===== flow/run.sh =====
#!/bin/bash
# the make line also repeats each setting of config.mk as NAME=value (left out here)
make -C /OpenROAD-flow-scripts/flow DESIGN_CONFIG=/design/flow/config.mk WORK_HOME=/design/flow/orfs CLKGATE_MAP_FILE= finish

===== flow/config.mk =====
export PLATFORM = sky130hd
export DESIGN_NAME = axi_gpio_expanded
export DESIGN_NICKNAME = axi_gpio_expanded
export VERILOG_FILES = /design/flow/design.v
export SDC_FILE = /design/flow/constraint.sdc
export NUM_CORES = 4
export LEC_CHECK = 0
export ABC_AREA = 1
export CAP_MARGIN = 5
export CELL_PAD_IN_SITES_DETAIL_PLACEMENT = 0
export CELL_PAD_IN_SITES_GLOBAL_PLACEMENT = 0
export CORE_ASPECT_RATIO = 1.25
export CORE_MARGIN = 2
export CORE_UTILIZATION = 25
export GPL_ROUTABILITY_DRIVEN = 0
export GPL_TIMING_DRIVEN = 0
export MAX_ROUTING_LAYER = met4
export PLACE_DENSITY_LB_ADDON = 0.02
export SETUP_SLACK_MARGIN = 0.54
export SLEW_MARGIN = 0
export TNS_END_PERCENT = 15

===== flow/constraint.sdc =====
create_clock -name core_clock -period 3.24 [get_ports {ACLK}]
set_input_delay 0.6480 -clock core_clock [delete_from_list [all_inputs] [get_ports {ACLK}]]
set_output_delay 0.6480 -clock core_clock [all_outputs]
set_load 0.01 [all_outputs]

===== flow/design.v =====
module axi_gpio
#(
    parameter C_ALL_INPUTS        = 0,             
    parameter C_ALL_OUTPUTS       = 0,             
    parameter C_GPIO_WIDTH        = 32,            
    parameter C_DOUT_DEFAULT      = 32'h00000000,  
    parameter C_TRI_DEFAULT       = 32'hFFFFFFFF,  
    parameter C_IS_DUAL           = 0,             
    parameter C_ALL_INPUTS_2      = 0,             
    parameter C_ALL_OUTPUTS_2     = 0,             
    parameter C_GPIO2_WIDTH       = 32,            
    parameter C_DOUT_DEFAULT_2    = 32'h00000000,  
    parameter C_TRI_DEFAULT_2     = 32'hFFFFFFFF,  
    parameter C_INTERRUPT_PRESENT = 0              
)
(
    input  logic        ACLK,                     
    input  logic        ARESETn,                  
    input  logic  [8:0] s_axi_AWADDR,             
    input  logic        s_axi_AWVALID,            
    output logic        s_axi_AWREADY,            
    input  logic [31:0] s_axi_WDATA,              
    input  logic  [3:0] s_axi_WSTRB,              
    input  logic        s_axi_WVALID,             
    output logic        s_axi_WREADY,             
    output logic  [1:0] s_axi_BRESP,              
    output logic        s_axi_BVALID,             
    input  logic        s_axi_BREADY,             
    input  logic  [8:0] s_axi_ARADDR,             
    input  logic        s_axi_ARVALID,            
    output logic        s_axi_ARREADY,            
    output logic [31:0] s_axi_RDATA,              
    output logic  [1:0] s_axi_RRESP,              
    output logic        s_axi_RVALID,             
    input  logic        s_axi_RREADY,             
    output logic ip2intc_irpt,                    
    input  logic  [C_GPIO_WIDTH-1:0] gpio_io_i,   
    output logic  [C_GPIO_WIDTH-1:0] gpio_io_o,   
    output logic  [C_GPIO_WIDTH-1:0] gpio_io_t,   
    input  logic [C_GPIO2_WIDTH-1:0] gpio2_io_i,  
    output logic [C_GPIO2_WIDTH-1:0] gpio2_io_o,  
    output logic [C_GPIO2_WIDTH-1:0] gpio2_io_t   
);
localparam REG_GPIO_IO       = 9'h000;  
localparam REG_GPIO_IO_T     = 9'h004;  
localparam REG_GPIO2_IO      = 9'h008;  
localparam REG_GPIO2_IO_T    = 9'h00C;  
localparam REG_GLOBAL_INT_EN = 9'h11C;  
localparam REG_IP_INT_EN     = 9'h120;  
localparam REG_IP_INT_STATUS = 9'h128;  
localparam GPIO_IO_HIGH_0  = (C_GPIO_WIDTH >  8) ?  7 : C_GPIO_WIDTH-1;
localparam GPIO_IO_HIGH_1  = (C_GPIO_WIDTH > 16) ? 15 : C_GPIO_WIDTH-1;
localparam GPIO_IO_HIGH_2  = (C_GPIO_WIDTH > 24) ? 23 : C_GPIO_WIDTH-1;
localparam GPIO_IO_HIGH_3  = (C_GPIO_WIDTH > 32) ? 31 : C_GPIO_WIDTH-1;
localparam GPIO2_IO_HIGH_0 = (C_GPIO2_WIDTH >  8) ?  7 : C_GPIO2_WIDTH-1;
localparam GPIO2_IO_HIGH_1 = (C_GPIO2_WIDTH > 16) ? 15 : C_GPIO2_WIDTH-1;
localparam GPIO2_IO_HIGH_2 = (C_GPIO2_WIDTH > 24) ? 23 : C_GPIO2_WIDTH-1;
localparam GPIO2_IO_HIGH_3 = (C_GPIO2_WIDTH > 32) ? 31 : C_GPIO2_WIDTH-1;
logic [8:0] awaddr;
logic [8:0] araddr;
logic [C_GPIO_WIDTH-1:0]  gpio_io_i_reg;
logic [C_GPIO2_WIDTH-1:0] gpio2_io_i_reg;
logic [C_GPIO_WIDTH-1:0]  gpio_io_i_reg2;
logic [C_GPIO2_WIDTH-1:0] gpio2_io_i_reg2;
logic global_int_en;
logic [1:0] ip_int_en;
logic [1:0] ip_int_status;
logic clk;
logic rst;  
logic write_strobe;
logic read_strobe;
logic wr_reg_gpio_io;
logic wr_reg_gpio_io_t;
logic wr_reg_gpio2_io;
logic wr_reg_gpio2_io_t;
logic wr_reg_global_int_en;
logic wr_reg_ip_int_en;
logic wr_reg_ip_int_status;
assign clk = ACLK;
always_ff @(posedge clk) begin
    rst <= ~ARESETn;
end
assign write_strobe = s_axi_AWVALID && s_axi_WVALID && !s_axi_BVALID;
assign awaddr = {s_axi_AWADDR[8:2], 2'b00};
assign wr_reg_gpio_io       = (awaddr == REG_GPIO_IO      );
assign wr_reg_gpio_io_t     = (awaddr == REG_GPIO_IO_T    );
assign wr_reg_gpio2_io      = (awaddr == REG_GPIO2_IO     );
assign wr_reg_gpio2_io_t    = (awaddr == REG_GPIO2_IO_T   );
assign wr_reg_global_int_en = (awaddr == REG_GLOBAL_INT_EN);
assign wr_reg_ip_int_en     = (awaddr == REG_IP_INT_EN    );
assign wr_reg_ip_int_status = (awaddr == REG_IP_INT_STATUS);
assign s_axi_BRESP = 2'b00;  
generate
if (!C_ALL_INPUTS) begin
    if (C_GPIO_WIDTH > 0) begin
        always_ff @(posedge clk) begin
            if (rst)
                gpio_io_o[GPIO_IO_HIGH_0:0] <= C_DOUT_DEFAULT[GPIO_IO_HIGH_0:0];
            else if (write_strobe && wr_reg_gpio_io && s_axi_WSTRB[0])
                gpio_io_o[GPIO_IO_HIGH_0:0] <= s_axi_WDATA[GPIO_IO_HIGH_0:0];
        end
    end
    if (C_GPIO_WIDTH > 8) begin
        always_ff @(posedge clk) begin
            if (rst)
                gpio_io_o[GPIO_IO_HIGH_1:8] <= C_DOUT_DEFAULT[GPIO_IO_HIGH_1:8];
            else if (write_strobe && wr_reg_gpio_io && s_axi_WSTRB[1])
                gpio_io_o[GPIO_IO_HIGH_1:8] <= s_axi_WDATA[GPIO_IO_HIGH_1:8];
        end
    end
    if (C_GPIO_WIDTH > 16) begin
        always_ff @(posedge clk) begin
            if (rst)
                gpio_io_o[GPIO_IO_HIGH_2:16] <= C_DOUT_DEFAULT[GPIO_IO_HIGH_2:16];
            else if (write_strobe && wr_reg_gpio_io && s_axi_WSTRB[2])
                gpio_io_o[GPIO_IO_HIGH_2:16] <= s_axi_WDATA[GPIO_IO_HIGH_2:16];
        end
    end
    if (C_GPIO_WIDTH > 24) begin
        always_ff @(posedge clk) begin
            if (rst)
                gpio_io_o[GPIO_IO_HIGH_3:24] <= C_DOUT_DEFAULT[GPIO_IO_HIGH_3:24];
            else if (write_strobe && wr_reg_gpio_io && s_axi_WSTRB[3])
                gpio_io_o[GPIO_IO_HIGH_3:24] <= s_axi_WDATA[GPIO_IO_HIGH_3:24];
        end
    end
end
else begin
    assign gpio_io_o = C_DOUT_DEFAULT;
end
if (!C_ALL_INPUTS && !C_ALL_OUTPUTS) begin
    if (C_GPIO_WIDTH > 0) begin
        always_ff @(posedge clk) begin
            if (rst)
                gpio_io_t[GPIO_IO_HIGH_0:0] <= C_DOUT_DEFAULT[GPIO_IO_HIGH_0:0];
            else if (write_strobe && wr_reg_gpio_io_t && s_axi_WSTRB[0])
                gpio_io_t[GPIO_IO_HIGH_0:0] <= s_axi_WDATA[GPIO_IO_HIGH_0:0];
        end
    end
    if (C_GPIO_WIDTH > 8) begin
        always_ff @(posedge clk) begin
            if (rst)
                gpio_io_t[GPIO_IO_HIGH_1:8] <= C_DOUT_DEFAULT[GPIO_IO_HIGH_1:8];
            else if (write_strobe && wr_reg_gpio_io_t && s_axi_WSTRB[1])
                gpio_io_t[GPIO_IO_HIGH_1:8] <= s_axi_WDATA[GPIO_IO_HIGH_1:8];
        end
    end
    if (C_GPIO_WIDTH > 16) begin
        always_ff @(posedge clk) begin
            if (rst)
                gpio_io_t[GPIO_IO_HIGH_2:16] <= C_DOUT_DEFAULT[GPIO_IO_HIGH_2:16];
            else if (write_strobe && wr_reg_gpio_io_t && s_axi_WSTRB[2])
                gpio_io_t[GPIO_IO_HIGH_2:16] <= s_axi_WDATA[GPIO_IO_HIGH_2:16];
        end
    end
    if (C_GPIO_WIDTH > 24) begin
        always_ff @(posedge clk) begin
            if (rst)
                gpio_io_t[GPIO_IO_HIGH_3:24] <= C_DOUT_DEFAULT[GPIO_IO_HIGH_3:24];
            else if (write_strobe && wr_reg_gpio_io_t && s_axi_WSTRB[3])
                gpio_io_t[GPIO_IO_HIGH_3:24] <= s_axi_WDATA[GPIO_IO_HIGH_3:24];
        end
    end
end
else begin
    assign gpio_io_t = C_TRI_DEFAULT;
end
if (C_IS_DUAL && !C_ALL_INPUTS_2) begin
    if (C_GPIO2_WIDTH > 0) begin
        always_ff @(posedge clk) begin
            if (rst)
                gpio2_io_o[GPIO2_IO_HIGH_0:0] <= C_DOUT_DEFAULT[GPIO2_IO_HIGH_0:0];
            else if (write_strobe && wr_reg_gpio2_io && s_axi_WSTRB[0])
                gpio2_io_o[GPIO2_IO_HIGH_0:0] <= s_axi_WDATA[GPIO2_IO_HIGH_0:0];
        end
    end
    if (C_GPIO2_WIDTH > 8) begin
        always_ff @(posedge clk) begin
            if (rst)
                gpio2_io_o[GPIO2_IO_HIGH_1:8] <= C_DOUT_DEFAULT[GPIO2_IO_HIGH_1:8];
            else if (write_strobe && wr_reg_gpio2_io && s_axi_WSTRB[1])
                gpio2_io_o[GPIO2_IO_HIGH_1:8] <= s_axi_WDATA[GPIO2_IO_HIGH_1:8];
        end
    end
    if (C_GPIO2_WIDTH > 16) begin
        always_ff @(posedge clk) begin
            if (rst)
                gpio2_io_o[GPIO2_IO_HIGH_2:16] <= C_DOUT_DEFAULT[GPIO2_IO_HIGH_2:16];
            else if (write_strobe && wr_reg_gpio2_io && s_axi_WSTRB[2])
                gpio2_io_o[GPIO2_IO_HIGH_2:16] <= s_axi_WDATA[GPIO2_IO_HIGH_2:16];
        end
    end
    if (C_GPIO2_WIDTH > 24) begin
        always_ff @(posedge clk) begin
            if (rst)
                gpio2_io_o[GPIO2_IO_HIGH_3:24] <= C_DOUT_DEFAULT[GPIO2_IO_HIGH_3:24];
            else if (write_strobe && wr_reg_gpio2_io && s_axi_WSTRB[3])
                gpio2_io_o[GPIO2_IO_HIGH_3:24] <= s_axi_WDATA[GPIO2_IO_HIGH_3:24];
        end
    end
end
else begin
    assign gpio2_io_o = C_DOUT_DEFAULT_2;
end
if (C_IS_DUAL && !C_ALL_INPUTS_2 && !C_ALL_OUTPUTS_2) begin
    if (C_GPIO2_WIDTH > 0) begin
        always_ff @(posedge clk) begin
            if (rst)
                gpio2_io_t[GPIO2_IO_HIGH_0:0] <= C_DOUT_DEFAULT[GPIO2_IO_HIGH_0:0];
            else if (write_strobe && wr_reg_gpio2_io_t && s_axi_WSTRB[0])
                gpio2_io_t[GPIO2_IO_HIGH_0:0] <= s_axi_WDATA[GPIO2_IO_HIGH_0:0];
        end
    end
    if (C_GPIO2_WIDTH > 8) begin
        always_ff @(posedge clk) begin
            if (rst)
                gpio2_io_t[GPIO2_IO_HIGH_1:8] <= C_DOUT_DEFAULT[GPIO2_IO_HIGH_1:8];
            else if (write_strobe && wr_reg_gpio2_io_t && s_axi_WSTRB[1])
                gpio2_io_t[GPIO2_IO_HIGH_1:8] <= s_axi_WDATA[GPIO2_IO_HIGH_1:8];
        end
    end
    if (C_GPIO2_WIDTH > 16) begin
        always_ff @(posedge clk) begin
            if (rst)
                gpio2_io_t[GPIO2_IO_HIGH_2:16] <= C_DOUT_DEFAULT[GPIO2_IO_HIGH_2:16];
            else if (write_strobe && wr_reg_gpio2_io_t && s_axi_WSTRB[2])
                gpio2_io_t[GPIO2_IO_HIGH_2:16] <= s_axi_WDATA[GPIO2_IO_HIGH_2:16];
        end
    end
    if (C_GPIO2_WIDTH > 24) begin
        always_ff @(posedge clk) begin
            if (rst)
                gpio2_io_t[GPIO2_IO_HIGH_3:24] <= C_DOUT_DEFAULT[GPIO2_IO_HIGH_3:24];
            else if (write_strobe && wr_reg_gpio2_io_t && s_axi_WSTRB[3])
                gpio2_io_t[GPIO2_IO_HIGH_3:24] <= s_axi_WDATA[GPIO2_IO_HIGH_3:24];
        end
    end
end
else begin
    assign gpio2_io_t = C_TRI_DEFAULT;
end
if (C_INTERRUPT_PRESENT) begin
    always_ff @(posedge clk) begin
        if (rst) begin
            global_int_en <= 1'b0;
            ip_int_en <= 2'b00;
        end
        else if (write_strobe) begin
            if (wr_reg_global_int_en && s_axi_WSTRB[3]) global_int_en <= s_axi_WDATA[31];
            if (wr_reg_ip_int_en && s_axi_WSTRB[0]) ip_int_en <= s_axi_WDATA[1:0];
        end
    end
end
else begin
    assign global_int_en = 1'b0;
    assign ip_int_en = 2'b00;
end
endgenerate
always_ff @(posedge clk) begin
    if (rst) begin
        s_axi_AWREADY <= 1'b0;
        s_axi_WREADY  <= 1'b0;
        s_axi_BVALID  <= 1'b0;
    end
    else begin
        s_axi_AWREADY <= write_strobe;
        s_axi_WREADY  <= write_strobe;
        if (write_strobe) begin
            s_axi_BVALID  <= 1'b1;
        end
        else if (s_axi_BVALID) begin
            s_axi_BVALID  <= ~s_axi_BREADY;
        end
    end
end
generate
if (!C_ALL_OUTPUTS) begin
    always_ff @(posedge clk) begin
        gpio_io_i_reg  <= gpio_io_i;
    end
end
else begin
    assign gpio_io_i_reg = '0;
end
if (C_IS_DUAL && !C_ALL_OUTPUTS_2) begin
    always_ff @(posedge clk) begin
        gpio2_io_i_reg <= gpio2_io_i;
    end
end
else begin
    assign gpio2_io_i_reg = '0;
end
endgenerate
generate
if (C_INTERRUPT_PRESENT) begin
    always_ff @(posedge clk) begin
        if (rst) begin
            gpio_io_i_reg2  <= '0;
            gpio2_io_i_reg2 <= '0;
            ip_int_status   <= '0;
            ip2intc_irpt    <= 1'b0;
        end
        else begin
            gpio_io_i_reg2  <= gpio_io_i_reg;
            if (gpio_io_i_reg != gpio_io_i_reg2) begin
                ip_int_status[0] <= 1'b1;
            end
            else if (write_strobe && wr_reg_ip_int_status && s_axi_WSTRB[0]) begin
                ip_int_status[0] <= s_axi_WDATA[0] ^ ip_int_status[0];
            end
            gpio2_io_i_reg2 <= gpio2_io_i_reg;
            if (gpio2_io_i_reg != gpio2_io_i_reg2) begin
                ip_int_status[1] <= 1'b1;
            end
            else if (write_strobe && wr_reg_ip_int_status && s_axi_WSTRB[0]) begin
                ip_int_status[1] <= s_axi_WDATA[1] ^ ip_int_status[1];
            end
            ip2intc_irpt <= |ip_int_status[1:0];
        end
    end
end
else begin
    assign ip2intc_irpt = 1'b0;
    assign ip_int_status = 2'b00;
    assign gpio_io_i_reg2 = '0;
    assign gpio2_io_i_reg2 = '0;
end
endgenerate
assign read_strobe = s_axi_ARVALID && !s_axi_RVALID;
assign s_axi_RRESP = 2'b00;  
assign araddr = {s_axi_ARADDR[8:2],2'b00};
always_ff @(posedge clk) begin
    if (rst) begin
        s_axi_ARREADY <= '0;
        s_axi_RDATA   <= '0;
        s_axi_RVALID  <= '0;
    end
    else begin
        s_axi_ARREADY <= read_strobe;
        if (read_strobe) begin
            s_axi_RDATA <= 32'd0;  
            unique case (araddr)
                REG_GPIO_IO       : s_axi_RDATA <= gpio_io_i_reg;           
                REG_GPIO_IO_T     : s_axi_RDATA <= gpio_io_t;               
                REG_GPIO2_IO      : s_axi_RDATA <= gpio2_io_i_reg;          
                REG_GPIO2_IO_T    : s_axi_RDATA <= gpio2_io_t;              
                REG_GLOBAL_INT_EN : s_axi_RDATA <= {global_int_en, 30'd0};  
                REG_IP_INT_EN     : s_axi_RDATA <= {30'd0, ip_int_en};      
                REG_IP_INT_STATUS : s_axi_RDATA <= {30'd0, ip_int_status};  
                default : s_axi_RDATA <= 32'd0;          
            endcase
        end
        if (read_strobe) begin
            s_axi_RVALID <= 1'b1;
        end
        else if (s_axi_RVALID) begin
            s_axi_RVALID <= ~s_axi_RREADY;
        end
    end
end
endmodule
module axi_gpio_expanded
#(
    parameter C_ALL_INPUTS        = 0,             
    parameter C_ALL_OUTPUTS       = 0,             
    parameter C_GPIO_WIDTH        = 32,            
    parameter C_DOUT_DEFAULT      = 32'h00000000,  
    parameter C_TRI_DEFAULT       = 32'hFFFFFFFF,  
    parameter C_IS_DUAL           = 1,             
    parameter C_ALL_INPUTS_2      = 0,             
    parameter C_ALL_OUTPUTS_2     = 0,             
    parameter C_GPIO2_WIDTH       = 32,            
    parameter C_DOUT_DEFAULT_2    = 32'h00000000,  
    parameter C_TRI_DEFAULT_2     = 32'hFFFFFFFF,  
    parameter C_INTERRUPT_PRESENT = 1              
)
(
    input logic ACLK,     
    input logic ARESETn,  
    input  logic              [8:2] AWADDR,    
    input  logic              [2:0] AWPROT,    
    input  logic                    AWVALID,   
    output logic                    AWREADY,   
    input  logic             [31:0] WDATA,   
    input  logic              [3:0] WSTRB,   
    input  logic                    WVALID,  
    output logic                    WREADY,  
    output logic              [1:0] BRESP,   
    output logic                    BVALID,  
    input  logic                    BREADY,  
    input  logic              [8:2] ARADDR,    
    input  logic              [2:0] ARPROT,    
    input  logic                    ARVALID,   
    output logic                    ARREADY,   
    output logic             [31:0] RDATA,   
    output logic              [1:0] RRESP,   
    output logic                    RVALID,  
    input  logic                    RREADY,  
    output logic ip2intc_irpt,                    
    input  logic  [C_GPIO_WIDTH-1:0] gpio_io_i,   
    output logic  [C_GPIO_WIDTH-1:0] gpio_io_o,   
    output logic  [C_GPIO_WIDTH-1:0] gpio_io_t,   
    input  logic [C_GPIO2_WIDTH-1:0] gpio2_io_i,  
    output logic [C_GPIO2_WIDTH-1:0] gpio2_io_o,  
    output logic [C_GPIO2_WIDTH-1:0] gpio2_io_t   
);
   axi_gpio #(.C_ALL_INPUTS(C_ALL_INPUTS),
              .C_ALL_OUTPUTS(C_ALL_OUTPUTS),
              .C_GPIO_WIDTH(C_GPIO_WIDTH),
              .C_DOUT_DEFAULT(C_DOUT_DEFAULT),
              .C_TRI_DEFAULT(C_TRI_DEFAULT),
              .C_IS_DUAL(C_IS_DUAL),
              .C_ALL_INPUTS_2(C_ALL_INPUTS_2),
              .C_ALL_OUTPUTS_2(C_ALL_OUTPUTS_2),
              .C_GPIO2_WIDTH(C_GPIO2_WIDTH),
              .C_DOUT_DEFAULT_2(C_DOUT_DEFAULT_2),
              .C_TRI_DEFAULT_2(C_TRI_DEFAULT_2),
              .C_INTERRUPT_PRESENT(C_INTERRUPT_PRESENT))
     gpio(.ACLK(ACLK), .ARESETn(ARESETn),
          .s_axi_AWADDR({AWADDR, 2'b00}), .s_axi_AWVALID(AWVALID), .s_axi_AWREADY(AWREADY),
          .s_axi_WDATA(WDATA), .s_axi_WSTRB(WSTRB), .s_axi_WVALID(WVALID), .s_axi_WREADY(WREADY),
          .s_axi_BRESP(BRESP), .s_axi_BVALID(BVALID), .s_axi_BREADY(BREADY),
          .s_axi_ARADDR({ARADDR, 2'b00}), .s_axi_ARVALID(ARVALID), .s_axi_ARREADY(ARREADY),
          .s_axi_RDATA(RDATA), .s_axi_RRESP(RRESP), .s_axi_RVALID(RVALID), .s_axi_RREADY(RREADY),
          .ip2intc_irpt(ip2intc_irpt),
          .gpio_io_i(gpio_io_i), .gpio_io_o(gpio_io_o), .gpio_io_t(gpio_io_t),
          .gpio2_io_i(gpio2_io_i), .gpio2_io_o(gpio2_io_o), .gpio2_io_t(gpio2_io_t));
endmodule

==> results.toml, run 1 <==
# generated from flow reports
[outcome]
run_status = "timing/DRC/antenna clean"

[clock_network]
cts_inserted_buffers = 37
cts.root.buffer_cell = "sky130_fd_sc_hd__clkbuf_16"
cts_num_sinks = 299
hold_buffers = 0
clk-insertion-delay-late_ns = 0.55
htree_levels = 2
clock_path_buffers = 3
clkTransAtPathRegs_ns = 0.06
post_cts_resized = 0
cts_tree = "built"
post-cts-setup-buffers = 0

[worst_setup_path]
critical_path.n_buffers_inverters = 2
critical-path-max-stage-delay_ns = 0.51
timing.rr.end = "gpio.s_axi_RDATA[22]"
start_kind = "primary input"
worst_setup_path_endpoint = "gpio.s_axi_RDATA[22]"
crit_cells = 8
slowest_stage = "sky130_fd_sc_hd__clkdlybuf4s50_1"
reg2reg_depth = 5
worst_setup_path_startpoint = "ARADDR[2]"
timing.setup.critical_path_class = "in2reg"
r2r_slack_ns = 1.20
worst_r2r_startpoint = "gpio.s_axi_RVALID"
worst_path_dominant_cell_family = "buffers and inverters"
ordered_cell_list_for_the_critical_path = "clkdlybuf4s50_1 > nand2_1 > nor2_4 > nand2_2 > clkbuf_1 > o21ai_0 > o21ai_0 > a21oi_1"
timing.critical_path.required_ns = 3.70
timing.critical_path.to_type = "register"
cp_common_cell = "sky130_fd_sc_hd__o21ai_0"
path_max_fanout = 10
crit_arrival_ns = 2.88

[placement]
placedInstanceArea_um2 = 14960
place_hpwl_mm = 34.86
placed_cells_incl_taps = 2266
placement.io_buffers = 286

[final_timing]
finalMaxSlewViolations = 0
clock_skew_ns = 0.01691
finalCriticalPeriod_ns = 2.411
report.final.hold_viol_count = 0
tightestPinTransition_ns = 0.8600
fmax_mhz = 414.8
relSlewSlack = 0.4267
totalNegativeSetupSlack_ns = 0
fin_crit_sh = 0.7441
finalHoldWorstSlack_ns = 0.4466
unrepaired_setup_endpoints_after_global_routing = "no"
timing.final.setup_violations = 0

[drt]
routed_via_density = 4.269
post-route-drc-count = 0
totalWireLength_mm = 44.95
drtPass1Iterations = 5
drt_iter0_markers = 472
avgRoutedWirePerCell_um = 19.26
vias = 9964
drtAntennaViolNets = 0

[logic_synthesis]
synth-warning-count = 1
synth_top_cell_by_area = "sky130_fd_sc_hd__dfxtp_1"
synth_cells = 1399
top_logic_kind = "AND-OR/OR-AND gates"
synth_simple_gate_area_share = 0.1525
synth.top_cells.by_area = "sky130_fd_sc_hd__dfxtp_1, sky130_fd_sc_hd__o21ai_0, sky130_fd_sc_hd__inv_1"
post_synth_num_cell_types = 29
yosys.area_share.aoi = 0.1685
yosys.stat.chipArea_um2 = 11360
portion_of_the_post_synthesis_area_used_by_sequential_elements = 0.5268
synthesis.area_per_instance_um2 = 8.122
yosys_most_used_dff = "sky130_fd_sc_hd__dfxtp_1"
common_cells = "sky130_fd_sc_hd__dfxtp_1, sky130_fd_sc_hd__inv_1, sky130_fd_sc_hd__o21ai_0"
muxShareOfSynthArea = 0
synth_dominant_cell_count = "sky130_fd_sc_hd__dfxtp_1"
synth.top_cell.area_share = 0.5268
synth.cellmix.adderShare = 0
edf_count = 0
yosysCellCount = 1399
synth_flop_count = 299
synth.cellmix.xorXnorShare = 0.04008
synth-async-reset-ratio = 0
syn_area_um2 = 11360

[cells_and_area]
final_cell_count_no_fill = 2334
post-route-util = 0.3598
final_nets = 1854
syn_to_final_growth_pct = 42.35
fillCellCount = 4772
finish.instance_area_um2 = 16170

[power_and_ir_drop]
share_seq_of_total_power = 0.451
switch_pwr_mw = 2.035
p_comb_frac = 0.066
powerClk_mw = 4.12
clock_power_share = 0.483
power.share.switching = 0.2387
comb_power_mw = 0.561
total_leakage_power_nw = 5.986
top_power_group = "the clock network"
power.ir.vdd_worst_mv = 0.2804
p_per_cell_area_nw_per_um2 = 527.0
intPower_mw = 6.490
pwr.group.sequential_mw = 3.85

[min_path]
hold-path-cell-count = 2
min_path_type = "reg2reg"
launch_instance_of_the_worst_min_delay_path = "gpio.gpio2_io_o[5]"
min_delay_worst_endpoint = "gpio.gpio2_io_o[5]"

[floorplanning]
floorplan.io_pins = 297
core_um2 = 44960
rows = 87
design.die.area_um2 = 47180
die.size.y_um = 242.4
fp_util = 0.2527
fp.dieW_um = 194.7

[global_route]
first_global_vias = 9993
antenna_found_initial = 1
wire_length_of_the_first_global_routing_pass_mm = 65.41
grt_use_total = 0.1947
grt.overflow.total = 0
grt_start_max_net_pins = 13

[run]
stage_log_warnings = 32
cap_violations = 0
cell type report:
class                      count  area, µm²  area share
sequential                   299       5986      0.3701
multi-input combinational    803       4118      0.2546
timing repair buffer         286       2863      0.1770
clock buffer                  58       1157     0.07156
inverter                     228      855.8     0.05291
tap                          578      723.2     0.04471
buffer                        72      414.1     0.02561
clock inverter                 9      55.05    0.003404
antenna                        1      2.502   0.0001547
metal layers:
layer  global-route usage  wire length (µm)  vias up
li1                     -                 -     5117
met1               0.2323             19730     4569
met2               0.3215             21440      230
met3              0.05555              2848       48
met4              0.05000               932        0
met5                    -                 0        -
per-stage QoR:
step           power, mW  worst slack, ns
2_1_floorplan      4.163            1.483
3_3_place_gp       4.495           0.2730
3_5_place_dp       4.496           0.2671
4_1_cts            8.693           0.8493
5_1_grt            8.890           0.7171
6_report           8.524           0.8290
==> inputs of run 2 (changes only) <==
ABC_AREA = 0   (was 1)
CAP_MARGIN = 20   (was 5)
CORE_ASPECT_RATIO = 0.51   (was 1.25)
CORE_UTILIZATION = 51   (was 25)
GPL_ROUTABILITY_DRIVEN = 1   (was 0)
GPL_TIMING_DRIVEN = 1   (was 0)
MAX_ROUTING_LAYER = met5   (was met4)
PLACE_DENSITY_LB_ADDON = default   (was 0.02)
SETUP_SLACK_MARGIN = default   (was 0.54)
SLEW_MARGIN = 20   (was 0)
TNS_END_PERCENT = default   (was 15)
clock period = 1.84 ns   (was 3.24 ns; I/O delays follow)
==> results.toml, run 2 <==
# generated from flow reports
[outcome]
run_status = "timing/DRC/antenna clean"

[placement]
placement.io_buffers = 286
placedInstanceArea_um2 = 14040
gp_congestion = 0.9254
place_hpwl_mm = 25.92

[power_and_ir_drop]
power.ir.vdd_worst_mv = 0.6975
intPower_mw = 10.31
top_power_group = "registers"
comb_power_mw = 0.941
p_per_cell_area_nw_per_um2 = 881.1
switch_pwr_mw = 2.943
powerClk_mw = 5.54
power.share.switching = 0.2221
total_leakage_power_nw = 6.380
p_comb_frac = 0.071
clock_power_share = 0.418
pwr.group.sequential_mw = 6.77
share_seq_of_total_power = 0.511

[floorplanning]
die.size.y_um = 107.0
core_um2 = 20280
floorplan.io_pins = 297
fp.dieW_um = 206.0
design.die.area_um2 = 22040
fp_util = 0.5231
rows = 37

[global_route]
first_global_vias = 8627
antenna_found_initial = 1
grt.overflow.total = 0
wire_length_of_the_first_global_routing_pass_mm = 51.15
grt_start_max_net_pins = 117
grt_use_total = 0.3116

[clock_network]
clock_path_buffers = 3
cts_tree = "built"
post-cts-setup-buffers = 0
cts_inserted_buffers = 26
hold_buffers = 0
htree_levels = 1
cts_num_sinks = 299
clk-insertion-delay-late_ns = 0.54
cts.root.buffer_cell = "sky130_fd_sc_hd__clkbuf_16"
clkTransAtPathRegs_ns = 0.07

[run]
stage_log_warnings = 38
cap_violations = 0

[logic_synthesis]
synth.top_cells.by_area = "sky130_fd_sc_hd__dfxtp_1, sky130_fd_sc_hd__nand2_1, sky130_fd_sc_hd__mux4_2"
post_synth_num_cell_types = 37
synth-warning-count = 1
synth_dominant_cell_count = "sky130_fd_sc_hd__dfxtp_1"
common_cells = "sky130_fd_sc_hd__dfxtp_1, sky130_fd_sc_hd__nand2_1, sky130_fd_sc_hd__a21oi_1"
synth-async-reset-ratio = 0
edf_count = 0
top_logic_kind = "simple AND/OR/NAND/NOR gates"
portion_of_the_post_synthesis_area_used_by_sequential_elements = 0.5643
synthesis.area_per_instance_um2 = 9.914
synth.top_cell.area_share = 0.5643
muxShareOfSynthArea = 0.07054
synth_cells = 1070
yosysCellCount = 1070
syn_area_um2 = 10610
synth.cellmix.adderShare = 0
synth.cellmix.xorXnorShare = 0.05449
synth_flop_count = 299
synth_simple_gate_area_share = 0.1893
yosys_most_used_dff = "sky130_fd_sc_hd__dfxtp_1"
yosys.stat.chipArea_um2 = 10610
synth_top_cell_by_area = "sky130_fd_sc_hd__dfxtp_1"
yosys.area_share.aoi = 0.09118

[final_timing]
finalCriticalPeriod_ns = 1.819
timing.final.setup_violations = 0
clock_skew_ns = 0.01232
report.final.hold_viol_count = 0
fin_crit_sh = 0.9885
fmax_mhz = 549.8
finalMaxSlewViolations = 0
tightestPinTransition_ns = 0.5457
totalNegativeSetupSlack_ns = 0
relSlewSlack = 0.6328
unrepaired_setup_endpoints_after_global_routing = "yes"

[drt]
post-route-drc-count = 0
drtPass1Iterations = 5
vias = 8885
drt_iter0_markers = 673
avgRoutedWirePerCell_um = 20.73
drtAntennaViolNets = 0
totalWireLength_mm = 34.57
routed_via_density = 5.327

[cells_and_area]
final_nets = 1501
syn_to_final_growth_pct = 41.80
finish.instance_area_um2 = 15040

[worst_setup_path]
worst_r2r_startpoint = "gpio.s_axi_BVALID"
ordered_cell_list_for_the_critical_path = "clkdlybuf4s50_1"
timing.setup.critical_path_class = "reg2out"
worst_setup_path_startpoint = "gpio.gpio_io_o[3]"
crit_cells = 1
critical-path-max-stage-delay_ns = 0.57
timing.critical_path.to_type = "output pin"
r2r_slack_ns = 0.06
slowest_stage = "sky130_fd_sc_hd__clkdlybuf4s50_1"
timing.critical_path.required_ns = 1.47
worst_setup_path_endpoint = "gpio_io_o[3]"
crit_arrival_ns = 1.45
worst_path_dominant_cell_family = "buffers and inverters"
start_kind = "register"
critical_path.n_buffers_inverters = 1
reg2reg_depth = 8
timing.rr.end = "gpio.gpio2_io_o[10]"
path_max_fanout = 2

[min_path]
launch_instance_of_the_worst_min_delay_path = "gpio2_io_i[3]"
min_delay_worst_endpoint = "gpio.gpio2_io_i_reg[3]"
min_path_type = "in2reg"
hold-path-cell-count = 1
## run 2: layout make-up
| type | instances | area (µm²) |
|---|---|---|
| clock inverter | 8 | 95.09 |
| tap | 273 | 341.6 |
| clock buffer | 39 | 762.0 |
| fill | 1550 | 5235 |
| sequential | 299 | 6011 |
| antenna | 2 | 5.005 |
| timing repair buffer | 335 | 3381 |
| multi-input combinational | 702 | 4409 |
| inverter | 10 | 37.54 |
## run 2: repair_timing
action                     in CTS  in global routing
setup endpoints to repair      68                133
pin swaps                       0                  2
hold endpoints to repair        0                  0
resized                        75                 70
## run 2: stage by stage
stage / setup slack [ns] / power [mW] / utilization / hold WS, ns / cells
6_report: 0.02120 / 13.25 / 0.7418 / 0.2650 / 1668
5_1_grt: -0.007189 / 13.68 / 0.7416 / 0.2463 / 1666
4_1_cts: -0.04455 / 13.30 / 0.7320 / 0.2469 / 1666
3_5_place_dp: -0.5583 / 7.839 / 0.6922 / 0.4476 / 1619
3_3_place_gp: -0.4855 / 7.827 / 0.6922 / 0.4348 / 1619
2_1_floorplan: 0.008254 / 7.289 / - / 0.3957 / 1073
## run 2: per-layer routing
layer	up-vias	track usage	wire [µm]
met1	4273	0.4737	16070
met4	0	0.05663	467
met5	-	0	0
met2	379	0.4427	14510
li1	4191	-	-
met3	42	0.08511	3527
==> inputs of run 3 (changes only) <==
ABC_AREA = default   (was 0)
CELL_PAD_IN_SITES_DETAIL_PLACEMENT = default   (was 0)
CELL_PAD_IN_SITES_GLOBAL_PLACEMENT = default   (was 0)
CORE_ASPECT_RATIO = default   (was 0.51)
CORE_UTILIZATION = 68   (was 51)
GPL_ROUTABILITY_DRIVEN = default   (was 1)
GPL_TIMING_DRIVEN = default   (was 1)
MAX_ROUTING_LAYER = default   (was met5)
SETUP_SLACK_MARGIN = 0.5   (was default)
clock period = 1.69 ns   (was 1.84 ns; I/O delays follow)
==> results.toml, run 3 <==
# implementation run metrics
[logic_synthesis]
portion_of_the_post_synthesis_area_used_by_sequential_elements = 0.5643
synth_flop_count = 299
yosys_most_used_dff = "sky130_fd_sc_hd__dfxtp_1"
synth.top_cells.by_area = "sky130_fd_sc_hd__dfxtp_1, sky130_fd_sc_hd__nand2_1, sky130_fd_sc_hd__mux4_2"
synth.cellmix.xorXnorShare = 0.05449
synth.cellmix.adderShare = 0
synth_top_cell_by_area = "sky130_fd_sc_hd__dfxtp_1"
synth-async-reset-ratio = 0
syn_area_um2 = 10610
common_cells = "sky130_fd_sc_hd__dfxtp_1, sky130_fd_sc_hd__nand2_1, sky130_fd_sc_hd__a21oi_1"
synth.top_cell.area_share = 0.5643
yosysCellCount = 1070
synthesis.area_per_instance_um2 = 9.914
synth_cells = 1070
synth_simple_gate_area_share = 0.1893
yosys.stat.chipArea_um2 = 10610
yosys.area_share.aoi = 0.09118
edf_count = 0
synth_dominant_cell_count = "sky130_fd_sc_hd__dfxtp_1"
muxShareOfSynthArea = 0.07054
top_logic_kind = "simple AND/OR/NAND/NOR gates"
post_synth_num_cell_types = 37
synth-warning-count = 1

[floorplanning]
fp_util = 0.6978
fp.dieW_um = 128.9
floorplan.io_pins = 297
rows = 45
core_um2 = 15200
die.size.y_um = 128.9
design.die.area_um2 = 16620

[outcome]
stop_stage = "4_1_cts"
run_status = "aborted with a tool error"
firstError = "[ERROR DPL-0038] Utilization greater than 100%, impossible to legalize"

[placement]
pre_cts_ws_ns = -0.6966
place_hpwl_mm = 26.93
placement.io_buffers = 286
placedInstanceArea_um2 = 14080
gp_congestion = 0.9344
-- run 3: per-stage QoR --
stage	hold slack (ns)	std cells
floorplan	0.3657	1073
global placement	0.4337	1539
detailed placement	0.4457	1539
==> inputs of run 4 (changes only) <==
CORE_UTILIZATION = 66   (was 68)
CTS_CLUSTER_SIZE = 45   (was default)
SETUP_SLACK_MARGIN = default   (was 0.5)
TNS_END_PERCENT = 5   (was default)
clock period = 3.29 ns   (was 1.69 ns; I/O delays follow)
==> results.toml, run 4 <==
# generated from flow reports
[drt]
post-route-drc-count = 0
avgRoutedWirePerCell_um = 25.00
drt_iter0_markers = 1115
vias = 9933
drtAntennaViolNets = 0
routed_via_density = 6.283
drtPass1Iterations = 5
totalWireLength_mm = 39.52

[logic_synthesis]
portion_of_the_post_synthesis_area_used_by_sequential_elements = 0.5643
common_cells = "sky130_fd_sc_hd__dfxtp_1, sky130_fd_sc_hd__nand2_1, sky130_fd_sc_hd__a21oi_1"
top_logic_kind = "simple AND/OR/NAND/NOR gates"
post_synth_num_cell_types = 37
synth_flop_count = 299
muxShareOfSynthArea = 0.07054
syn_area_um2 = 10610
synthesis.area_per_instance_um2 = 9.914
synth_top_cell_by_area = "sky130_fd_sc_hd__dfxtp_1"
yosys_most_used_dff = "sky130_fd_sc_hd__dfxtp_1"
yosys.stat.chipArea_um2 = 10610
yosys.area_share.aoi = 0.09118
synth.top_cell.area_share = 0.5643
synth_cells = 1070
synth.cellmix.xorXnorShare = 0.05449
synth.cellmix.adderShare = 0
synth_simple_gate_area_share = 0.1893
edf_count = 0
synth.top_cells.by_area = "sky130_fd_sc_hd__dfxtp_1, sky130_fd_sc_hd__nand2_1, sky130_fd_sc_hd__mux4_2"
synth_dominant_cell_count = "sky130_fd_sc_hd__dfxtp_1"
synth-warning-count = 1
yosysCellCount = 1070
synth-async-reset-ratio = 0

[clock_network]
clock_path_buffers = 3
hold_buffers = 0
cts.root.buffer_cell = "sky130_fd_sc_hd__clkbuf_16"
htree_levels = 1
clkTransAtPathRegs_ns = 0.06
clk-insertion-delay-late_ns = 0.56
cts_num_sinks = 299
post-cts-setup-buffers = 0
cts_tree = "built"
post_cts_resized = 0
cts_inserted_buffers = 30

[power_and_ir_drop]
p_comb_frac = 0.064
total_leakage_power_nw = 5.125
power.ir.vdd_worst_mv = 0.4827
share_seq_of_total_power = 0.481
top_power_group = "registers"
power.share.switching = 0.2307
p_per_cell_area_nw_per_um2 = 540.4
powerClk_mw = 3.59
pwr.group.sequential_mw = 3.81
intPower_mw = 6.086
comb_power_mw = 0.509
switch_pwr_mw = 1.825
clock_power_share = 0.454

[worst_setup_path]
timing.rr.end = "gpio.ip_int_en[0]"
timing.setup.critical_path_class = "in2reg"
worst_setup_path_startpoint = "AWADDR[4]"
timing.critical_path.required_ns = 3.76
path_max_fanout = 32
ordered_cell_list_for_the_critical_path = "clkdlybuf4s50_1 > or3_1 > nor4_4 > buf_4 > and3_1 > nand2_1 > a21oi_1"
worst_path_dominant_cell_family = "simple AND/OR/NAND/NOR gates"
r2r_slack_ns = 1.03
critical_path.n_buffers_inverters = 2
slowest_stage = "sky130_fd_sc_hd__clkdlybuf4s50_1"
critical-path-max-stage-delay_ns = 0.49
worst_r2r_startpoint = "gpio.s_axi_BVALID"
crit_arrival_ns = 2.96
crit_cells = 7
start_kind = "primary input"
timing.critical_path.to_type = "register"
reg2reg_depth = 5
worst_setup_path_endpoint = "gpio.gpio2_io_t[30]"

[final_timing]
finalMaxSlewViolations = 0
clock_skew_ns = 0.01183
totalNegativeSetupSlack_ns = 0
unrepaired_setup_endpoints_after_global_routing = "no"
timing.final.setup_violations = 0
tightestPinTransition_ns = 0.7376
report.final.hold_viol_count = 0
finalCriticalPeriod_ns = 2.486
fin_crit_sh = 0.7556
relSlewSlack = 0.5083
postLayoutSetupSlackWorst_ns = 0.8039
fmax_mhz = 402.2

[outcome]
run_status = "timing/DRC/antenna clean"

[cells_and_area]
final_nets = 1468
finish.instance_area_um2 = 14640
syn_to_final_growth_pct = 38.00

[global_route]
antenna_found_initial = 2
wire_length_of_the_first_global_routing_pass_mm = 57.26
grt_use_total = 0.4488
first_global_vias = 10020
grt_start_max_net_pins = 168
grt.overflow.total = 0

[min_path]
launch_instance_of_the_worst_min_delay_path = "gpio.gpio_io_o[27]"
hold-path-cell-count = 2
min_delay_worst_endpoint = "gpio.gpio_io_o[27]"
min_path_type = "reg2reg"

[run]
cap_violations = 0
stage_log_warnings = 37

[placement]
place_hpwl_mm = 23.39
gp_congestion = 0.9422
placement.io_buffers = 286
pre_cts_ws_ns = 0.4018
placedInstanceArea_um2 = 13600

[floorplanning]
fp.dieW_um = 130.8
rows = 46
design.die.area_um2 = 17100
die.size.y_um = 130.8
fp_util = 0.6726
core_um2 = 15770
floorplan.io_pins = 297
## run 4: per-layer routing
metal	vias up	wire length, µm	global-route usage
met4	2	2926	0.2741
met5	-	16	0
li1	4123	-	-
met2	904	18210	0.7347
met1	4650	13290	0.5174
met3	254	5076	0.1405
## run 4: area by class of cell
class                   instances  area (µm²)
diodes                          2       5.005
repair buffers                298        2973
clock inverters                10       108.9
clock buffers                  44       925.9
flip-flops and latches        299        5989
multi-input cells             702        4329
well taps                     216       270.3
inverters                      10       37.54
fillers                       552        1131
## run 4: through the flow
stage,power (mW),utilization,cells,hold slack [ns]
CTS,7.849,0.9280,1579,0.4537
floorplan,4.077,-,1073,0.4489
global route,8.030,0.9281,1580,0.4736
global placement,4.326,0.8623,1525,0.4348
finish,7.911,0.9283,1581,0.4498
detailed placement,4.345,0.8623,1525,0.4443
==> inputs of run 5 (changes only) <==
ABC_AREA = 1   (was default)
CELL_PAD_IN_SITES_DETAIL_PLACEMENT = 2   (was default)
CORE_MARGIN = 7   (was 2)
CORE_UTILIZATION = 68   (was 66)
CTS_CLUSTER_SIZE = default   (was 45)
GPL_ROUTABILITY_DRIVEN = 0   (was default)
GPL_TIMING_DRIVEN = 0   (was default)
MAX_ROUTING_LAYER = met4   (was default)
TNS_END_PERCENT = default   (was 5)
clock period = 1.74 ns   (was 3.29 ns; I/O delays follow)
==> results.toml, run 5 <==
# implementation run metrics
[outcome]
run_status = "aborted with a tool error"
stop_stage = "3_5_place_dp"
firstError = "Error: detail_place.tcl, 38 bad optional access"

[floorplanning]
fp.dieW_um = 143.3
core_um2 = 16470
design.die.area_um2 = 20520
die.size.y_um = 143.3
rows = 47
floorplan.io_pins = 297
fp_util = 0.6900

[logic_synthesis]
portion_of_the_post_synthesis_area_used_by_sequential_elements = 0.5268
common_cells = "sky130_fd_sc_hd__dfxtp_1, sky130_fd_sc_hd__inv_1, sky130_fd_sc_hd__o21ai_0"
synth-async-reset-ratio = 0
synth_cells = 1399
synth_simple_gate_area_share = 0.1525
muxShareOfSynthArea = 0
post_synth_num_cell_types = 29
synth.cellmix.adderShare = 0
synth.top_cell.area_share = 0.5268
yosys.area_share.aoi = 0.1685
yosys.stat.chipArea_um2 = 11360
yosysCellCount = 1399
synth.cellmix.xorXnorShare = 0.04008
syn_area_um2 = 11360
yosys_most_used_dff = "sky130_fd_sc_hd__dfxtp_1"
synth.top_cells.by_area = "sky130_fd_sc_hd__dfxtp_1, sky130_fd_sc_hd__o21ai_0, sky130_fd_sc_hd__inv_1"
synth_dominant_cell_count = "sky130_fd_sc_hd__dfxtp_1"
top_logic_kind = "AND-OR/OR-AND gates"
synth_flop_count = 299
synth_top_cell_by_area = "sky130_fd_sc_hd__dfxtp_1"
edf_count = 0
synthesis.area_per_instance_um2 = 8.122
synth-warning-count = 1

[placement]
placement.io_buffers = 286
run 5: through the flow:
| stage | power (mW) | hold WS [ns] | worst slack, ns | setup TNS [ns] | area (µm²) |
|---|---|---|---|---|---|
| floorplan | 7.751 | 0.3757 | 0.2798 | 0 | 11370 |
| global placement | 8.264 | 0.4308 | -0.5605 | -52.68 | 14510 |
==> inputs of run 6 (changes only) <==
ABC_AREA = default   (was 1)
CELL_PAD_IN_SITES_DETAIL_PLACEMENT = default   (was 2)
CORE_MARGIN = 2   (was 7)
CTS_CLUSTER_SIZE = 35   (was default)
GPL_ROUTABILITY_DRIVEN = default   (was 0)
GPL_TIMING_DRIVEN = default   (was 0)
MAX_ROUTING_LAYER = default   (was met4)
clock period = 4.11 ns   (was 1.74 ns; I/O delays follow)
==> results.toml, run 6 <==
# generated from flow reports
[clock_network]
cts_inserted_buffers = 29
cts_tree = "built"
post_cts_resized = 0
clk-insertion-delay-late_ns = 0.54
cts.root.buffer_cell = "sky130_fd_sc_hd__clkbuf_16"
hold_buffers = 0
htree_levels = 1
cts_num_sinks = 299
clkTransAtPathRegs_ns = 0.07
post-cts-setup-buffers = 0
clock_path_buffers = 3

[worst_setup_path]
worst_r2r_startpoint = "gpio.s_axi_BVALID"
timing.setup.critical_path_class = "in2reg"
timing.critical_path.to_type = "register"
timing.rr.end = "gpio.ip_int_status[1]"
worst_path_dominant_cell_family = "simple AND/OR/NAND/NOR gates"
crit_cells = 7
start_kind = "primary input"
slowest_stage = "sky130_fd_sc_hd__clkdlybuf4s50_1"
ordered_cell_list_for_the_critical_path = "clkdlybuf4s50_1 > or3_1 > nor4_4 > buf_4 > and3_1 > nand2_1 > a21oi_1"
reg2reg_depth = 5
r2r_slack_ns = 1.58
worst_setup_path_endpoint = "gpio.gpio2_io_t[26]"
timing.critical_path.required_ns = 4.54
critical-path-max-stage-delay_ns = 0.53
critical_path.n_buffers_inverters = 2
path_max_fanout = 23
worst_setup_path_startpoint = "AWADDR[4]"
crit_arrival_ns = 3.56

[logic_synthesis]
yosys.area_share.aoi = 0.09118
yosys.stat.chipArea_um2 = 10610
synth_flop_count = 299
synth.top_cell.area_share = 0.5643
synth_simple_gate_area_share = 0.1893
post_synth_num_cell_types = 37
portion_of_the_post_synthesis_area_used_by_sequential_elements = 0.5643
syn_area_um2 = 10610
edf_count = 0
synth.cellmix.adderShare = 0
synth.top_cells.by_area = "sky130_fd_sc_hd__dfxtp_1, sky130_fd_sc_hd__nand2_1, sky130_fd_sc_hd__mux4_2"
synth_dominant_cell_count = "sky130_fd_sc_hd__dfxtp_1"
muxShareOfSynthArea = 0.07054
yosys_most_used_dff = "sky130_fd_sc_hd__dfxtp_1"
synth.cellmix.xorXnorShare = 0.05449
synth-async-reset-ratio = 0
synth-warning-count = 1
common_cells = "sky130_fd_sc_hd__dfxtp_1, sky130_fd_sc_hd__nand2_1, sky130_fd_sc_hd__a21oi_1"
synth_top_cell_by_area = "sky130_fd_sc_hd__dfxtp_1"
yosysCellCount = 1070
top_logic_kind = "simple AND/OR/NAND/NOR gates"
synth_cells = 1070
synthesis.area_per_instance_um2 = 9.914

[run]
cap_violations = 0
stage_log_warnings = 35

[drt]
vias = 10690
totalWireLength_mm = 44.77
drtAntennaViolNets = 0
drt_iter0_markers = 1867
avgRoutedWirePerCell_um = 28.90
drtPass1Iterations = 8
routed_via_density = 6.901
post-route-drc-count = 0

[cells_and_area]
post-route-util = 0.9551
final_nets = 1465
final_cell_count_no_fill = 1549
syn_to_final_growth_pct = 36.87

[floorplanning]
fp_util = 0.6978
core_um2 = 15200
design.die.area_um2 = 16620
fp.dieW_um = 128.9
rows = 45
floorplan.io_pins = 297
die.size.y_um = 128.9

[power_and_ir_drop]
intPower_mw = 4.809
post-layout-total-power_mw = 6.294
powerClk_mw = 2.81
p_per_cell_area_nw_per_um2 = 433.5
p_comb_frac = 0.067
comb_power_mw = 0.423
power.share.switching = 0.2360
power.ir.vdd_worst_mv = 0.3850
pwr.group.sequential_mw = 3.06
switch_pwr_mw = 1.485
share_seq_of_total_power = 0.486
total_leakage_power_nw = 5.081
top_power_group = "registers"
clock_power_share = 0.447

[final_timing]
fin_crit_sh = 0.7622
fmax_mhz = 319.2
tightestPinTransition_ns = 1.009
finalMaxSlewViolations = 0
relSlewSlack = 0.3179
postLayoutSetupSlackWorst_ns = 0.9775
timing.final.setup_violations = 0
clock_skew_ns = 0.01077
finalCriticalPeriod_ns = 3.133
unrepaired_setup_endpoints_after_global_routing = "no"
report.final.hold_viol_count = 0
totalNegativeSetupSlack_ns = 0

[outcome]
run_status = "timing/DRC/antenna clean"

[min_path]
launch_instance_of_the_worst_min_delay_path = "gpio.gpio_io_o[10]"
min_delay_worst_endpoint = "gpio.gpio_io_o[10]"
min_path_type = "reg2reg"
hold-path-cell-count = 2

[global_route]
grt_use_total = 0.5334
grt.overflow.total = 0
grt_start_max_net_pins = 76
antenna_found_initial = 1
wire_length_of_the_first_global_routing_pass_mm = 66.05
first_global_vias = 10960

[placement]
placement.io_buffers = 286
place_hpwl_mm = 24.88
placed_cells_incl_taps = 1495
pre_cts_ws_ns = 0.7637
gp_congestion = 0.9407
run 6: routing by layer:
metal	vias up	global-route usage	routed length (µm)
li1	4124	-	-
met1	4830	0.6182	13520
met2	1285	0.8291	19900
met3	450	0.1680	6891
met4	0	0.4047	4456
met5	-	0	0
run 6: cell type report:
class,count,area [µm²]
flip-flops and latches,299,5989
multi-input cells,702,4329
repair buffers,296,2933
clock buffers,36,792.0
fillers,363,683.2
well taps,188,235.2
clock inverters,17,200.2
inverters,10,37.54
diodes,1,2.502
run 6: metrics by stage:
step	instance area (µm²)	hold WS, ns
after global placement	13520	0.4350
after CTS	14520	0.4507
final	14520	0.4516
after detailed placement	13520	0.4444
after global routing	14520	0.4766
after floorplan	10620	0.4489
==> inputs of run 7 (changes only) <==
ABC_AREA = 1   (was default)
CORE_UTILIZATION = 69   (was 68)
CTS_CLUSTER_DIAMETER = 255   (was default)
CTS_CLUSTER_SIZE = 10   (was 35)
PLACE_DENSITY = 0.37   (was default)
TNS_END_PERCENT = 10   (was default)
clock period = 1.75 ns   (was 4.11 ns; I/O delays follow)
==> results.toml, run 7 <==
# implementation run metrics
[outcome]
run_status = "aborted with a tool error"
stop_stage = "5_1_grt"
firstError = "[ERROR GRT-0232] Routing congestion too high. Check the congestion heatmap in the GUI."

[logic_synthesis]
synth_cells = 1399
yosys.stat.chipArea_um2 = 11360
post_synth_num_cell_types = 29
synth.top_cells.by_area = "sky130_fd_sc_hd__dfxtp_1, sky130_fd_sc_hd__o21ai_0, sky130_fd_sc_hd__inv_1"
synth-async-reset-ratio = 0
portion_of_the_post_synthesis_area_used_by_sequential_elements = 0.5268
synth_simple_gate_area_share = 0.1525
synth.cellmix.adderShare = 0
yosys_most_used_dff = "sky130_fd_sc_hd__dfxtp_1"
yosys.area_share.aoi = 0.1685
muxShareOfSynthArea = 0
synth-warning-count = 1
top_logic_kind = "AND-OR/OR-AND gates"
edf_count = 0
synth_top_cell_by_area = "sky130_fd_sc_hd__dfxtp_1"
synthesis.area_per_instance_um2 = 8.122
yosysCellCount = 1399
syn_area_um2 = 11360
synth_dominant_cell_count = "sky130_fd_sc_hd__dfxtp_1"
synth.top_cell.area_share = 0.5268
synth_flop_count = 299
common_cells = "sky130_fd_sc_hd__dfxtp_1, sky130_fd_sc_hd__inv_1, sky130_fd_sc_hd__o21ai_0"
synth.cellmix.xorXnorShare = 0.04008

[clock_network]
post-cts-setup-buffers = 0
clock_path_buffers = 3
cts.root.buffer_cell = "sky130_fd_sc_hd__clkbuf_16"
cts_inserted_buffers = 35
htree_levels = 2
cts_num_sinks = 299
hold_buffers = 0

[floorplanning]
core_um2 = 16000
floorplan.io_pins = 297
fp_util = 0.7101
design.die.area_um2 = 17510
die.size.y_um = 132.3
rows = 46
fp.dieW_um = 132.3

[global_route]
grt.overflow.total = 382
grt_use_total = 0.8805

[placement]
placed_cells_incl_taps = 1897
gp_congestion = 0.9381
place_hpwl_mm = 28.30
placement.io_buffers = 286
[run 7: repair_timing]
action | in CTS
pin swaps | 0
gates resized | 107
setup endpoints to repair | 107
[run 7: metal layers]
layer	GRT overflow	GRT usage
met1	0	0.8409
met2	240	1.044
met3	3	0.7455
met4	139	0.9976
met5	0	0.1778
[run 7: through the flow]
| step | hold WS, ns | power [mW] | setup slack [ns] | util | instance area (µm²) |
|---|---|---|---|---|---|
| after floorplan | 0.3777 | 7.707 | 0.2898 | - | 11370 |
| after global placement | 0.4307 | 8.225 | -0.2569 | 0.9212 | 14740 |
| after detailed placement | 0.4392 | 8.305 | -0.4266 | 0.9212 | 14740 |
| after CTS | 0.2873 | 14.58 | 0.002570 | 0.9714 | 15540 |
==> inputs of run 8 (changes only) <==
ABC_AREA = 0   (was 1)
CELL_PAD_IN_SITES_DETAIL_PLACEMENT = 0   (was default)
CELL_PAD_IN_SITES_GLOBAL_PLACEMENT = 0   (was default)
CORE_ASPECT_RATIO = 1.01   (was default)
CORE_UTILIZATION = 64   (was 69)
CTS_CLUSTER_DIAMETER = default   (was 255)
CTS_CLUSTER_SIZE = 33   (was 10)
GPL_ROUTABILITY_DRIVEN = 1   (was default)
GPL_TIMING_DRIVEN = 1   (was default)
MAX_ROUTING_LAYER = met5   (was default)
PLACE_DENSITY = default   (was 0.37)
TNS_END_PERCENT = default   (was 10)
clock period = 1.73 ns   (was 1.75 ns; I/O delays follow)
==> results.toml, run 8 <==
# generated from flow reports
[outcome]
run_status = "complete, but fails checks"
failed_layout_checks = "setup timing"

[logic_synthesis]
top_logic_kind = "simple AND/OR/NAND/NOR gates"
synth.cellmix.xorXnorShare = 0.05449
portion_of_the_post_synthesis_area_used_by_sequential_elements = 0.5643
muxShareOfSynthArea = 0.07054
yosys.stat.chipArea_um2 = 10610
syn_area_um2 = 10610
synth.top_cells.by_area = "sky130_fd_sc_hd__dfxtp_1, sky130_fd_sc_hd__nand2_1, sky130_fd_sc_hd__mux4_2"
synth_dominant_cell_count = "sky130_fd_sc_hd__dfxtp_1"
post_synth_num_cell_types = 37
common_cells = "sky130_fd_sc_hd__dfxtp_1, sky130_fd_sc_hd__nand2_1, sky130_fd_sc_hd__a21oi_1"
synth_flop_count = 299
yosys.area_share.aoi = 0.09118
synth.cellmix.adderShare = 0
yosys_most_used_dff = "sky130_fd_sc_hd__dfxtp_1"
synthesis.area_per_instance_um2 = 9.914
synth_cells = 1070
yosysCellCount = 1070
edf_count = 0
synth_simple_gate_area_share = 0.1893
synth.top_cell.area_share = 0.5643
synth-async-reset-ratio = 0
synth-warning-count = 1
synth_top_cell_by_area = "sky130_fd_sc_hd__dfxtp_1"

[power_and_ir_drop]
total_leakage_power_nw = 6.280
pwr.group.sequential_mw = 7.24
clock_power_share = 0.448
post-layout-total-power_mw = 15.19
p_comb_frac = 0.076
comb_power_mw = 1.15
p_per_cell_area_nw_per_um2 = 985.6
top_power_group = "registers"
switch_pwr_mw = 3.633
power.share.switching = 0.2392
intPower_mw = 11.56
power.ir.vdd_worst_mv = 0.9237
powerClk_mw = 6.80
share_seq_of_total_power = 0.477

[cells_and_area]
logic_area_um2 = 4733
post-route-util = 0.9461
fillCellCount = 427
syn_to_final_growth_pct = 45.28
final_nets = 1528
sequential_cell_area_um2 = 5996

[min_path]
min_delay_worst_endpoint = "gpio.gpio2_io_i_reg[18]"
min_path_type = "in2reg"
hold-path-cell-count = 1
launch_instance_of_the_worst_min_delay_path = "gpio2_io_i[18]"

[clock_network]
clock_path_buffers = 3
clkTransAtPathRegs_ns = 0.07
cts_inserted_buffers = 29
cts.root.buffer_cell = "sky130_fd_sc_hd__clkbuf_16"
cts_num_sinks = 299
clk-insertion-delay-late_ns = 0.56
cts_tree = "built"
htree_levels = 1

[final_timing]
report.final.hold_viol_count = 0
clock_skew_ns = 0.01264
finalHoldWorstSlack_ns = 0.2252
totalNegativeSetupSlack_ns = -20.06
relSlewSlack = 0.1227
finalMaxSlewViolations = 0
unrepaired_setup_endpoints_after_global_routing = "yes"
timing.final.setup_violations = 137
finalCriticalPeriod_ns = 2.245
fin_crit_sh = 1.298
tightestPinTransition_ns = 1.316
fmax_mhz = 445.5
postLayoutSetupSlackWorst_ns = -0.5149

[floorplanning]
design.die.area_um2 = 17620
fp_util = 0.6512
floorplan.io_pins = 297
rows = 47
fp.dieW_um = 132.1
core_um2 = 16290
die.size.y_um = 133.4

[global_route]
grt.busiest_layer = "met2"
grt_use_total = 0.4594
grt.overflow.total = 0
grt_start_max_net_pins = 201
met2_usage = 0.7512
wire_length_of_the_first_global_routing_pass_mm = 62.31
first_global_vias = 10400
gr-usage-met1 = 0.5622
grtUsageMet3 = 0.1138
antenna_found_initial = 3

[drt]
post-route-drc-count = 0
drt_iter0_markers = 1995
routed_via_density = 6.908
totalWireLength_mm = 50.67
vias = 11340
avgRoutedWirePerCell_um = 30.86
drtPass1Iterations = 9
drtAntennaViolNets = 0

[worst_setup_path]
timing.critical_path.to_type = "register"
ordered_cell_list_for_the_critical_path = "nand3b_4 > buf_4 > nor4_4 > buf_6 > buf_8 > and3_4 > nand2_1 > a21oi_1"
path_max_fanout = 8
reg2reg_depth = 8
worst_r2r_startpoint = "gpio.s_axi_BVALID"
timing.rr.end = "gpio.gpio_io_t[14]"
worst_setup_path_endpoint = "gpio.gpio_io_t[14]"
crit_arrival_ns = 2.64
crit_cells = 8
timing.critical_path.required_ns = 2.13
worst_path_dominant_cell_family = "simple AND/OR/NAND/NOR gates"
slowest_stage = "sky130_fd_sc_hd__a21oi_1"
critical_path.n_buffers_inverters = 3
start_kind = "register"
critical-path-max-stage-delay_ns = 0.47
timing.setup.critical_path_class = "reg2reg"
r2r_slack_ns = -0.51
worst_setup_path_startpoint = "gpio.s_axi_BVALID"

[run]
stage_log_warnings = 40
cap_violations = 0

[placement]
place_hpwl_mm = 24.28
placement.io_buffers = 286
gp_congestion = 0.8916
[run 8: cell type report]
cell class / count / area share
clock buffer: 42 / 0.05415
clock inverter: 9 / 0.009499
inverter: 10 / 0.002436
tap: 220 / 0.01786
sequential: 299 / 0.3891
multi-input combinational: 702 / 0.3071
antenna: 1 / 0.0001624
timing repair buffer: 359 / 0.2197
[run 8: stage by stage]
stage / setup WS, ns / std cells / instance area, µm²
finish: -0.5149 / 1642 / 15410
global placement: -0.5697 / 1578 / 14030
global route: -0.5096 / 1641 / 15410
floorplan: -0.03964 / 1073 / 10630
detailed placement: -0.6752 / 1578 / 14030
CTS: -0.1352 / 1632 / 14960
[run 8: repair_timing]
item | in CTS | in global routing
buffers inserted | 2 | 8
pin swaps | 6 | 89
endpoints found under the hold margin | 0 | 0
setup endpoints to repair | 246 | 131
hold buffers | 0 | 0
gates resized | 201 | 100
cloned | 1 | 2
[run 8: layer usage]
metal,up-vias,routed length [µm]
met5,-,0
li1,4254,-
met1,5177,15790
met2,1414,22180
met4,0,5142
met3,498,7552
==> inputs of run 9 (changes only) <==
ABC_AREA = default   (was 0)
CELL_PAD_IN_SITES_DETAIL_PLACEMENT = default   (was 0)
CELL_PAD_IN_SITES_GLOBAL_PLACEMENT = default   (was 0)
CORE_ASPECT_RATIO = default   (was 1.01)
CORE_UTILIZATION = 61   (was 64)
CTS_CLUSTER_SIZE = 32   (was 33)
GPL_ROUTABILITY_DRIVEN = default   (was 1)
GPL_TIMING_DRIVEN = default   (was 1)
HOLD_SLACK_MARGIN = 0.29   (was default)
MAX_ROUTING_LAYER = default   (was met5)
SETUP_SLACK_MARGIN = 0.3   (was default)
clock period = 1.69 ns   (was 1.73 ns; I/O delays follow)
==> results.toml, run 9 <==
# implementation run metrics
[placement]
placement.io_buffers = 286
place_hpwl_mm = 23.97
pre_cts_ws_ns = -0.6534
gp_congestion = 0.8711
placed_cells_incl_taps = 1588

[clock_network]
cts_inserted_buffers = 29
cts_num_sinks = 299
clock_path_buffers = 3
cts.root.buffer_cell = "sky130_fd_sc_hd__clkbuf_16"
htree_levels = 1

[logic_synthesis]
synth_flop_count = 299
synth.cellmix.xorXnorShare = 0.05449
synth.top_cell.area_share = 0.5643
common_cells = "sky130_fd_sc_hd__dfxtp_1, sky130_fd_sc_hd__nand2_1, sky130_fd_sc_hd__a21oi_1"
synth.cellmix.adderShare = 0
synthesis.area_per_instance_um2 = 9.914
synth-warning-count = 1
synth_top_cell_by_area = "sky130_fd_sc_hd__dfxtp_1"
synth_simple_gate_area_share = 0.1893
post_synth_num_cell_types = 37
synth_dominant_cell_count = "sky130_fd_sc_hd__dfxtp_1"
yosys_most_used_dff = "sky130_fd_sc_hd__dfxtp_1"
edf_count = 0
synth.top_cells.by_area = "sky130_fd_sc_hd__dfxtp_1, sky130_fd_sc_hd__nand2_1, sky130_fd_sc_hd__mux4_2"
syn_area_um2 = 10610
synth-async-reset-ratio = 0
synth_cells = 1070
muxShareOfSynthArea = 0.07054
top_logic_kind = "simple AND/OR/NAND/NOR gates"
yosys.stat.chipArea_um2 = 10610
yosys.area_share.aoi = 0.09118
portion_of_the_post_synthesis_area_used_by_sequential_elements = 0.5643
yosysCellCount = 1070

[outcome]
stop_stage = "5_1_grt"
run_status = "aborted with a tool error"

[floorplanning]
fp_util = 0.6176
rows = 48
fp.dieW_um = 135.9
die.size.y_um = 135.9
design.die.area_um2 = 18460
floorplan.io_pins = 297
core_um2 = 17180
-- run 9: what timing repair did --
action | 4_1_cts
setup endpoints to repair | 334
gates cloned | 4
gates resized | 897
pin swaps | 85
hold endpoints to repair | 58
buffers inserted | 31
hold buffers | 58
-- run 9: stage by stage --
step	utilization	area (µm²)
after CTS	0.9238	15870
after detailed placement	0.8273	14210
after global placement	0.8273	14210
after floorplan	-	10900
Power figures rest on the tool's default switching activity, not on a simulated workload.
